Setup of main:
// axi_s_to_fifos
module axi_s_to_fifos #(
    parameter integer FIFO_DEPTH = 32,
    parameter integer C_DATA_WIDTH = 32
)(
    input  logic                     clk,
    input  logic                     nrst,
    input  logic [31:0]  awaddr,
    input  logic [3:0]               awprot,
    input  logic                     awvalid,
    output logic                     awready,
    input  logic [C_DATA_WIDTH-1:0]  wdata,
    input  logic [C_DATA_WIDTH/8-1:0] wstrb,
    input  logic                     wvalid,
    output logic                     wready,
    output logic [1:0]               bresp,
    output logic                     bvalid,
    input  logic                     bready,
    input  logic [31:0]  araddr,
    input  logic [3:0]               arprot,
    input  logic                     arvalid,
    output logic                     arready,
    output logic [C_DATA_WIDTH-1:0]  rdata,
    output logic [1:0]               rresp,
    output logic                     rvalid,
    input  logic                     rready,
    input logic [C_DATA_WIDTH-1:0]  fifo_wdata,
    output logic                    fifo_full,
    output logic                    fifo_almost_full,
    input logic                     fifo_wena,
    output logic [C_DATA_WIDTH-1:0] fifo_rdata,
    output logic                    fifo_empty,
    output logic                    fifo_almost_empty,
    input logic                     fifo_rena
);
Size in the first run: roughly 13,000 cells after synthesis, ~2,200 flip-flops, about 100,000 sq um of cells after synthesis.
clock: 6.92 ns
lec_check: 0
abc_area: 1
cap_margin: 40
cell_pad_in_sites_detail_placement: 1
core_margin: 4
core_utilization: 40
cts_cluster_diameter: 354
gpl_routability_driven: 1
slew_margin: 20
run.sh (not shown) runs the stock make flow with config.mk's settings and CLKGATE_MAP_FILE=.
Modified inputs, the feature branch compared to main
Settings: clearing CTS_CLUSTER_DIAMETER, which used to be 354; swapping 40 for 46 in CORE_UTILIZATION; clearing CELL_PAD_IN_SITES_DETAIL_PLACEMENT, which used to be 1; clearing GPL_ROUTABILITY_DRIVEN, which used to be 1; swapping 4 for 2 in CORE_MARGIN; clearing ABC_AREA, which used to be 1; swapping 40 for 20 in CAP_MARGIN; swapping 6.92 for 7.26 in the clock period (ns, I/O delays scaled along).
Total routing usage reported by global routing (lower): main. Any difference in xor and xnor fraction of the mapped netlist area between the feature branch and main is small enough to ignore. The lower clock tree buffer count of the final layout of main and the feature branch is in the feature branch.


indigo:
Starting RTL as in the previous note.
clock: 10.2 ns
lec_check: 0
abc_area: 0
cap_margin: 10
cell_pad_in_sites_detail_placement: 2
cell_pad_in_sites_global_placement: 1
core_margin: 9
core_utilization: 16
cts_cluster_size: 98
min_routing_layer: met2
place_density: 0.51
setup_slack_margin: 2.89
slew_margin: 10
In indigo the implementation ran to completion but is not tape-out ready, as the final checks report capacitance limit, slew limit.
Inputs modified between indigo and willow:
==> flow/config.mk <==
export PLATFORM = sky130hd
export DESIGN_NAME = axi_s_to_fifos
export DESIGN_NICKNAME = axi_s_to_fifos
export VERILOG_FILES = /design/flow/design.v
export SDC_FILE = /design/flow/constraint.sdc
export NUM_CORES = 4
export LEC_CHECK = 0
export CAP_MARGIN = 20
export CORE_MARGIN = 2
export CORE_UTILIZATION = 45
export SLEW_MARGIN = 20
==> flow/constraint.sdc <==
create_clock -name core_clock -period 3.46 [get_ports {clk}]
set_input_delay 0.6920 -clock core_clock [delete_from_list [all_inputs] [get_ports {clk}]]
set_output_delay 0.6920 -clock core_clock [all_outputs]
set_load 0.01 [all_outputs]
[summary]
Diff indigo -> willow: via count of the first global-routing pass decreased 34%; net load switching power increased about 160%; clock power increased 160%. As far as number of nets with antenna violations after detailed routing is concerned, willow and indigo perform about the same. Higher HPWL after detailed placement was reported by indigo, not willow. Worst hold slack in willow vs indigo: down 0.072 ns. Every stage of willow finished as expected; the final checks, on the other hand, flagged setup timing, which means the layout fails. Final wirelength in willow is 87000 um below indigo. willow vs indigo on logic depth of the worst register-to-register path: willow is the lower one. Taking indigo as the reference, in willow initial antenna violation count increased 12; number of filler instances in the final layout decreased 49600.
Setup changes, willow to violet
-- flow/config.mk --
<<< willow, line 8
export CAP_MARGIN = 20
export CORE_MARGIN = 2
export CORE_UTILIZATION = 45
export SLEW_MARGIN = 20
>>> violet, line 8
export CAP_MARGIN = 20
export CORE_MARGIN = 2
export CORE_UTILIZATION = 24
export SLEW_MARGIN = 20
==> flow/constraint.sdc <==
create_clock -name core_clock -period 10.4 [get_ports {clk}]
set_input_delay 2.0800 -clock core_clock [delete_from_list [all_inputs] [get_ports {clk}]]
set_output_delay 2.0800 -clock core_clock [all_outputs]
set_load 0.01 [all_outputs]
Notes after the runs:
In the floorplan summary, violet is listed with a die area greater than that of willow.
Per the comparison of violet with willow, layout-stage area growth over the synthesis result now sits lower, via count now sits lower.
Comparing number of instances on the worst hold path for willow and violet, the bigger number came from willow.
Relative to willow, longest individual stage delay on the worst path increased by 0.25 ns in violet.
violet ended with every stage complete and zero timing, DRC or antenna violations.


== run A ==
axi_s_to_fifos again, from the RTL that the note above started with.
Settings: LEC_CHECK=0, CAP_MARGIN=35, CORE_ASPECT_RATIO=0.71, CORE_MARGIN=2, CORE_UTILIZATION=72, CTS_CLUSTER_DIAMETER=55, CTS_CLUSTER_SIZE=88, HOLD_SLACK_MARGIN=0.29, PLACE_DENSITY_LB_ADDON=0.04, SETUP_SLACK_MARGIN=1.15, SLEW_MARGIN=20, TNS_END_PERCENT=65; clock period 4.03 ns.
From the logs: run A reached the end of the flow and failed the layout checks with negative setup slack.
The inputs of run B differ from those of run A as listed below.
- clearing CTS_CLUSTER_DIAMETER, which used to be 55
- clearing PLACE_DENSITY_LB_ADDON, which used to be 0.04
- clearing SETUP_SLACK_MARGIN, which used to be 1.15
- putting MAX_ROUTING_LAYER at met4 where nothing was set
- clearing HOLD_SLACK_MARGIN, which used to be 0.29
- swapping 72 for 71 in CORE_UTILIZATION
- swapping 35 for 20 in CAP_MARGIN
- clearing CORE_ASPECT_RATIO, which used to be 0.71
- clearing CTS_CLUSTER_SIZE, which used to be 88
- clearing TNS_END_PERCENT, which used to be 65
- swapping 4.03 for 6.4 in the clock period (ns, I/O delays scaled along)
Notes after the runs:
| run B | all stages done | FAIL | negative setup slack |. Run B reports its highest-utilization routing layer at the global route stage as met2 while run A reports met1. Combinational share of power, run A and run B, lower one = run B. Final instance count without filler cells shrinks by a few percent when moving from run A to run B. Run B ended up with a higher setup slack than run A did. As far as max-slew violation count goes, run A and run B are indistinguishable; the numbers are identical. Run B vs run A: via count down by a few percent. Summary: with run A as the reference, final wirelength in run B moved down by a little under 10%.
Input changes introduced in run C (baseline for comparison: run B):
- ABC_AREA newly set to 1
- CTS_CLUSTER_SIZE newly set to 25
- CORE_UTILIZATION changed from 71 to 53
- MAX_ROUTING_LAYER removed (was met4)
- CORE_ASPECT_RATIO newly set to 1.33
- the clock period (ns, I/O delays scaled along) changed from 6.4 to 8.0
Findings:
- Run C finished every step from synthesis to the final layout, and the layout passed the timing, DRC and antenna checks.
- Capturing element of the worst setup path = fifo_rdata[1]: run B; capturing element of the worst setup path = fifo_rdata[3]: run C
- Measured against each other, run B and run C differ in detailed route wirelength on metal2, the lower figure coming from run B.
- On multiplexer area fraction after synthesis: run C sits below run B.
- Comparing run B and run C, number of antenna repair diodes is lower on run C.
- Compared with run B, run C shows a lower power.
- Wire length: run C > run B
- Run C ended up with a higher combinational group share of total power than run B did.
- Number of global-route vias before repair of run C exceeds that of run B by more than 10%.
## Diff of input files: run D against run C
- changing CORE_UTILIZATION from 53 to 40
- removing ABC_AREA (formerly 1)
- removing CTS_CLUSTER_SIZE (formerly 25)
- removing CORE_ASPECT_RATIO (formerly 1.33)
- changing the clock period (ns, I/O delays scaled along) from 8.0 to 7.26
--- outcome ---
- Against run C, run D comes in about 50% higher on wire length per cell after detailed routing.
- Run D vs run C — total power of the final layout climbed slightly
- Run D does worse than run C on clock power.
- Run D: clock latency of the later-clocked register in the worst-skew pair higher than run C
- From run C to run D the numbers moved as follows: mux share of post-synthesis cell area has increased; post-detailed-route via-to-cell ratio has increased; smallest hold slack has decreased; AND-OR/OR-AND share of the synthesized area has decreased.
- Run D against run C; die width is up by more than a quarter.
- The non-clock buffer share of cell area of run D is higher than that of run C.
Power is estimated from default activity; no workload was simulated.
